==> run a <==
==> flow/design.v (excerpt) <==
module alu #(parameter DATA_WIDTH = 32, OP = 3)
(
    input wire start,
    input wire clk,
    input wire reset_n,
    input wire [DATA_WIDTH - 1 : 0] A,
    input wire [DATA_WIDTH - 1 : 0] B,
    input wire [OP - 1 : 0] op,
    output reg [DATA_WIDTH - 1 : 0] result,
    output reg done
);
export LEC_CHECK = 0
export CAP_MARGIN = 20
export CORE_MARGIN = 2
export CORE_UTILIZATION = 70
export CTS_CLUSTER_SIZE = 37
export HOLD_SLACK_MARGIN = 0.29
export SETUP_SLACK_MARGIN = 2.0
export SLEW_MARGIN = 20
create_clock -name core_clock -period 7.61 [get_ports {clk}]
run.sh (not shown) runs the stock make flow with config.mk's settings and CLKGATE_MAP_FILE=.
==> inputs of run b, as changes to run a <==
CORE_UTILIZATION = 45   (was 70)
CTS_CLUSTER_SIZE = not set   (was 37)
HOLD_SLACK_MARGIN = not set   (was 0.29)
SETUP_SLACK_MARGIN = not set   (was 2.0)
==> flow/constraint.sdc (replaced) <==
create_clock -name core_clock -period 9.23 [get_ports {clk}]
set_input_delay 1.8460 -clock core_clock [delete_from_list [all_inputs] [get_ports {clk}]]
set_output_delay 1.8460 -clock core_clock [all_outputs]
set_load 0.01 [all_outputs]
==> inputs of run c, as changes to run a <==
CORE_UTILIZATION = 64   (was 70)
CTS_CLUSTER_SIZE = not set   (was 37)
HOLD_SLACK_MARGIN = not set   (was 0.29)
SETUP_SLACK_MARGIN = not set   (was 2.0)
==> flow/constraint.sdc (replaced) <==
create_clock -name core_clock -period 9.23 [get_ports {clk}]
set_input_delay 1.8460 -clock core_clock [delete_from_list [all_inputs] [get_ports {clk}]]
set_output_delay 1.8460 -clock core_clock [all_outputs]
set_load 0.01 [all_outputs]
==> results <==
- Run b went through all stages and came out clean. Run c completed without violations. Run a failed in 5_1_grt with GRT-0116.
- Against run c, the critical path depth of run b is lower by 1.
- Cell count: run c is smaller than run b (4.6%).
- Die area: run b > run c > run a.
- Against run b, the register-to-register slack of run c is lower by 40 ps.
==> figures <==
|  | run a | run c | run b |
|---|---|---|---|
| Uppermost layer routed | - | met5 | met4 |
| Type of the tightest min-delay check | - | reg -> reg | reg -> reg |
| DR vias | - | 21,237 | 19,967 |
| Outcome | aborted with a tool error | timing/DRC/antenna clean | timing/DRC/antenna clean |
| Last stage reached | 5_1_grt | - | - |
| Type of the worst setup path | - | in -> reg | in -> reg |
| Total wirelength of the detailed-routed design | - | 87.2 mm | 89.0 mm |
| Flops | - | 66 | 66 |
| P&R area growth vs syn | - | 14.9% | 15.6% |

---

==> v27: inputs <==
==> flow/design.v <==
module alu #(parameter DATA_WIDTH = 32, OP = 3)
(
    input wire start,
    input wire clk,
    input wire reset_n,
    input wire [DATA_WIDTH - 1 : 0] A,
    input wire [DATA_WIDTH - 1 : 0] B,
    input wire [OP - 1 : 0] op,
    output reg [DATA_WIDTH - 1 : 0] result,
    output reg done
);
  localparam AND = 3'b000;   
  localparam OR  = 3'b001;   
  localparam ADD = 3'b010;   
  localparam NOP = 3'b011;   
  localparam SUB = 3'b100;   
  localparam MUL = 3'b101;   
  localparam SLT = 3'b110;   
  reg done_reg;
  reg [DATA_WIDTH - 1 : 0] result_reg;
  always @(posedge clk or negedge reset_n) begin
    if (!reset_n) begin
      result_reg <= 32'h00000000;
    end
    else begin
      if(start) begin
        case (op)
          AND: result_reg <=  A & B;
          OR : result_reg <=  A | B;
          ADD: result_reg <=  A + B;
          SUB: result_reg <=  A - B;
          MUL: result_reg <=  A * B;
          SLT: result_reg <= (A < B) ? 32'b1 : 32'b0;
          default: result_reg <= 32'h00000000;
        endcase
      end
    end
  end
  always @(posedge clk or negedge reset_n) begin
    if(!reset_n) begin
      done_reg <= 1'b0;
    end
    else begin
      if(start && (op != NOP)) begin
        done_reg <= 1'b1;
      end
      else begin
        done_reg <= 1'b0;
      end
    end
  end
  always @(posedge clk or negedge reset_n) begin
    if (!reset_n) begin
      done <= 1'b0;
    end
    else begin
      done <= done_reg;
    end
  end
  always @(posedge clk or negedge reset_n) begin
    if (!reset_n) begin
      result <= 32'h00000000;
    end
    else begin
      result <= result_reg;
    end
  end
endmodule
==> flow/run.sh <==
#!/bin/bash
# the make line also repeats each setting of config.mk as NAME=value (left out here)
make -C /OpenROAD-flow-scripts/flow DESIGN_CONFIG=/design/flow/config.mk WORK_HOME=/design/flow/orfs CLKGATE_MAP_FILE= finish
==> flow/config.mk <==
export PLATFORM = sky130hd
export DESIGN_NAME = alu
export DESIGN_NICKNAME = alu
export VERILOG_FILES = /design/flow/design.v
export SDC_FILE = /design/flow/constraint.sdc
export NUM_CORES = 4
export LEC_CHECK = 0
export CAP_MARGIN = 20
export CORE_MARGIN = 2
export CORE_UTILIZATION = 72
export CTS_CLUSTER_DIAMETER = 343
export PLACE_DENSITY = 0.65
export SETUP_SLACK_MARGIN = 1.96
export SLEW_MARGIN = 20
==> flow/constraint.sdc <==
create_clock -name core_clock -period 6.65 [get_ports {clk}]
set_input_delay 1.3300 -clock core_clock [delete_from_list [all_inputs] [get_ports {clk}]]
set_output_delay 1.3300 -clock core_clock [all_outputs]
set_load 0.01 [all_outputs]
==> inputs of v17, as changes to v27 <==
- CORE_UTILIZATION: 72 -> 55
- CTS_CLUSTER_DIAMETER: 343 -> unset
- CTS_CLUSTER_SIZE: unset -> 98
- PLACE_DENSITY: 0.65 -> unset
- SETUP_SLACK_MARGIN: 1.96 -> unset
==> flow/constraint.sdc (replaced) <==
create_clock -name core_clock -period 4.49 [get_ports {clk}]
set_input_delay 0.8980 -clock core_clock [delete_from_list [all_inputs] [get_ports {clk}]]
set_output_delay 0.8980 -clock core_clock [all_outputs]
set_load 0.01 [all_outputs]
==> inputs of v22, as changes to v27 <==
- CORE_UTILIZATION: 72 -> 65
- CTS_CLUSTER_DIAMETER: 343 -> unset
- HOLD_SLACK_MARGIN: unset -> -0.09
- MAX_ROUTING_LAYER: unset -> met4
- PLACE_DENSITY: 0.65 -> unset
- SETUP_SLACK_MARGIN: 1.96 -> unset
==> flow/constraint.sdc (replaced) <==
create_clock -name core_clock -period 7.78 [get_ports {clk}]
set_input_delay 1.5560 -clock core_clock [delete_from_list [all_inputs] [get_ports {clk}]]
set_output_delay 1.5560 -clock core_clock [all_outputs]
set_load 0.01 [all_outputs]
==> inputs of v7, as changes to v27 <==
- CELL_PAD_IN_SITES_DETAIL_PLACEMENT: unset -> 2
- CORE_UTILIZATION: 72 -> 40
- CTS_CLUSTER_DIAMETER: 343 -> unset
- GPL_ROUTABILITY_DRIVEN: unset -> 0
- PLACE_DENSITY: 0.65 -> unset
- SETUP_SLACK_MARGIN: 1.96 -> -0.04
==> flow/constraint.sdc (replaced) <==
create_clock -name core_clock -period 9.5 [get_ports {clk}]
set_input_delay 1.9000 -clock core_clock [delete_from_list [all_inputs] [get_ports {clk}]]
set_output_delay 1.9000 -clock core_clock [all_outputs]
set_load 0.01 [all_outputs]
==> notes <==
v22 failed in global routing (5_1_grt). v27 aborted during global routing (5_1_grt), error GRT-0116. v7 failed in global routing (5_1_grt), error GRT-0116. v17 finished but failed the layout checks on negative setup slack.
Synthesized area is the same in v22 and v7.
Die area: v17 is higher than v27 (30%).
In synthesized cell count, v7 and v22 do not differ.
==> figures <==
| quantity | v7 | v22 | v27 | v17 |
|---|---|---|---|---|
| Run status | stopped before the end | stopped before the end | stopped before the end | failed layout checks |
| Stage where the flow stopped | global routing (5_1_grt) | global routing (5_1_grt) | global routing (5_1_grt) | - |
| Layout check failures | - | - | - | negative setup slack |
| Buffers inserted during post-CTS setup optimization | 3 | 72 | 77 | 89 |
| Number of cells after detailed placement | 3461 | 3388 | 3342 | 3634 |
| Worst slack at placement | -0.695 ns | -1.31 ns | -2.21 ns | -3.94 ns |
| Routability Congestion | - | 1.08 | 1.13 | 1.08 |
| Detail Placement HPWL | 113000 um | 71800 um | 75100 um | 76400 um |
| Die width | 238 um | 188 um | 179 um | 204 um |
| DP Area | 24700 um^2 | 25800 um^2 | 26300 um^2 | 27600 um^2 |
| Post-synthesis mux area share | 0.609% | 0.609% | 0.609% | 0.609% |
| Site Rows | 85 | 67 | 63 | 73 |
| Floorplan die height | 238 um | 188 um | 179 um | 204 um |
| Post-cts repair resize count | 63 | 488 | 680 | 497 |
| Total Die Area | 56900 um^2 | 35300 um^2 | 31900 um^2 | 41600 um^2 |
| Initial core utilization | 40.6% | 65.7% | 73.6% | 55.6% |
| Core area | 54100 um^2 | 33400 um^2 | 29900 um^2 | 39500 um^2 |
